==> inputs of run a <==
## processing_fsm
module processing_fsm(clock, reset, start_signal, size, done, 
                            buf_0_write_en, buf_1_write_en, error_buf_write_en,
                            buf_0_w_data, buf_1_w_data, error_mem_w_data,
                            buf_0_r_data, buf_1_r_data, error_mem_r_data,
                            buf_0_addr, buf_1_addr, error_mem_addr, buf_sel);
    input clock;
    input reset;
    input start_signal;
    input size;
    output reg done;
    output reg buf_0_write_en;
    output reg buf_1_write_en;
    output error_buf_write_en; 
    output reg [7:0] buf_0_w_data;
    output reg [7:0] buf_1_w_data;
    output [15:0] error_mem_w_data; 
    input  [7:0] buf_0_r_data;
    input  [7:0] buf_1_r_data;
    input  [15:0] error_mem_r_data; 
    output reg [15:0] buf_0_addr;
    output reg [15:0] buf_1_addr;
    output reg [15:0] error_mem_addr; 
    output reg buf_sel;
    assign error_buf_write_en = 1'b0;
    assign error_mem_w_data = 16'b0;
    parameter PIXEL_OFFSET = 1'b1, LINE_OFFSET = 9'd256, LINE_MAX = 8'd239, PIXELS_PER_LINE = 9'd256;
    parameter MAX_ADDRESS = 18'd61439;
    parameter
        WAIT              = 5'b00000,
        LOAD_MID_ERR      = 5'b00001,
        LOAD_BTM_ERR      = 5'b00010,
        CHECK_PACKET_ERR  = 5'b00011,
        NW_PIXEL          = 5'b00100,
        NORTH_PIXEL       = 5'b00101,
        NE_PIXEL          = 5'b00110,
        WEST_PIXEL        = 5'b00111,
        EAST_PIXEL        = 5'b01000,
        SW_PIXEL          = 5'b01001,
        SOUTH_PIXEL       = 5'b01010,
        SE_PIXEL          = 5'b01011,
        MEM_WAIT_1        = 5'b01100,
        MEM_WAIT_2        = 5'b01101,
        MEM_WAIT_3        = 5'b01110,
        SUM               = 5'b01111,
        WRITE_RESULT      = 5'b10000,
        DONE              = 5'b10001;
    reg [7:0] nw_pixel;
    reg [7:0] n_pixel;
    reg [7:0] ne_pixel;
    reg [7:0] w_pixel;
    reg [7:0] e_pixel;
    reg [7:0] sw_pixel;
    reg [7:0] s_pixel;
    reg [7:0] se_pixel;
    reg init;
    reg [15:0] pixel_address;
    reg [10:0] sum; 
    reg [15:0] err_buf_top;
    reg [15:0] err_buf_mid;
  ...
Settings: LEC_CHECK=0, CAP_MARGIN=20, CORE_MARGIN=2, CORE_UTILIZATION=72, CTS_CLUSTER_DIAMETER=29, PLACE_DENSITY=0.79, SETUP_SLACK_MARGIN=0.59, SLEW_MARGIN=20, TNS_END_PERCENT=10; clock period 4.24 ns.
run.sh (not shown) runs the stock make flow with config.mk's settings and CLKGATE_MAP_FILE=.
==> run b: changes against run a <==
- CTS_CLUSTER_DIAMETER: 29 -> unset
- CTS_CLUSTER_SIZE: unset -> 15
- PLACE_DENSITY: 0.79 -> unset
- PLACE_DENSITY_LB_ADDON: unset -> 0.02
- SETUP_SLACK_MARGIN: 0.59 -> 0.68
- TNS_END_PERCENT: 10 -> unset
==> flow/constraint.sdc (replaced) <==
create_clock -name core_clock -period 4.78 [get_ports {clock}]
set_input_delay 0.9560 -clock core_clock [delete_from_list [all_inputs] [get_ports {clock}]]
set_output_delay 0.9560 -clock core_clock [all_outputs]
set_load 0.01 [all_outputs]
==> run c: changes against run a <==
- CORE_UTILIZATION: 72 -> 33
- CTS_CLUSTER_DIAMETER: 29 -> unset
- GPL_TIMING_DRIVEN: unset -> 1
- MAX_ROUTING_LAYER: unset -> met5
- MIN_ROUTING_LAYER: unset -> met1
- PLACE_DENSITY: 0.79 -> unset
- PLACE_DENSITY_LB_ADDON: unset -> 0.19
- SETUP_SLACK_MARGIN: 0.59 -> 0.09
- TNS_END_PERCENT: 10 -> 70
==> flow/constraint.sdc (replaced) <==
create_clock -name core_clock -period 6.49 [get_ports {clock}]
set_input_delay 1.2980 -clock core_clock [delete_from_list [all_inputs] [get_ports {clock}]]
set_output_delay 1.2980 -clock core_clock [all_outputs]
set_load 0.01 [all_outputs]
==> run d: changes against run a <==
- CTS_CLUSTER_DIAMETER: 29 -> unset
- GPL_TIMING_DRIVEN: unset -> 1
- MAX_ROUTING_LAYER: unset -> met5
- MIN_ROUTING_LAYER: unset -> met1
- PLACE_DENSITY: 0.79 -> 0.78
- SETUP_SLACK_MARGIN: 0.59 -> 0.09
- TNS_END_PERCENT: 10 -> 100
==> flow/constraint.sdc (replaced) <==
create_clock -name core_clock -period 4.56 [get_ports {clock}]
set_input_delay 0.9120 -clock core_clock [delete_from_list [all_inputs] [get_ports {clock}]]
set_output_delay 0.9120 -clock core_clock [all_outputs]
set_load 0.01 [all_outputs]
==> CHANGELOG.md <==
## Flow update

* # setup viols final at 6
* N_taps at 402
* Largest net degree at the start of global routing at 77
* Htree depth at 1
* Non-clock buffer share at 0.0773
* Gr usage total at 0.414
* Status: complete, but fails checks
* Slack of the critical path at -0.213 ns
* Area Growth Syn to Fin at 13.8%
* Crit path arrival time at 5.23 ns
* Failing Checks: negative setup slack
* Final instance area at 26200 um2
The numbers above come from run d.

==> CHANGELOG.md <==
## Flow update

* Status: no timing/DRC/antenna violations
* N_taps at 931
* Area Growth Syn to Fin at 12.1%
* Htree depth at 2
* Non-clock buffer share at 0.0443
* Slack of the critical path at 1.07 ns
* Crit path arrival time at 5.85 ns
* Largest net degree at the start of global routing at 133
The numbers above come from run c.

==> CHANGELOG.md <==
## Flow update

* Status: no timing/DRC/antenna violations
* Area Growth Syn to Fin at 13.2%
* Gr usage total at 0.416
* # setup viols final at 0
* Largest net degree at the start of global routing at 92
* AO/OA Area Share at 0.133
* Htree depth at 1
* Final instance area at 26100 um2
* Worst Setup SP: nw_pixel[3]$_DFFE_PN0P_
* Crit path arrival time at 5.17 ns
The numbers above come from run b.

==> CHANGELOG.md <==
## Flow update

* Status: complete, but fails checks
* Failing Checks: negative setup slack
* # setup viols final at 8
* Slack of the critical path at -1.08 ns
* Clock root cell: clkbuf_16
* Gr usage total at 0.471
* Largest net degree at the start of global routing at 129
* Non-clock buffer share at 0.0917
* Worst Setup SP: sw_pixel[0]$_DFFE_PN0P_
* N_taps at 402
* Final instance area at 28000 um2
* Area Growth Syn to Fin at 21.8%
* Htree depth at 2
* Crit path arrival time at 5.81 ns
The numbers above come from run a.

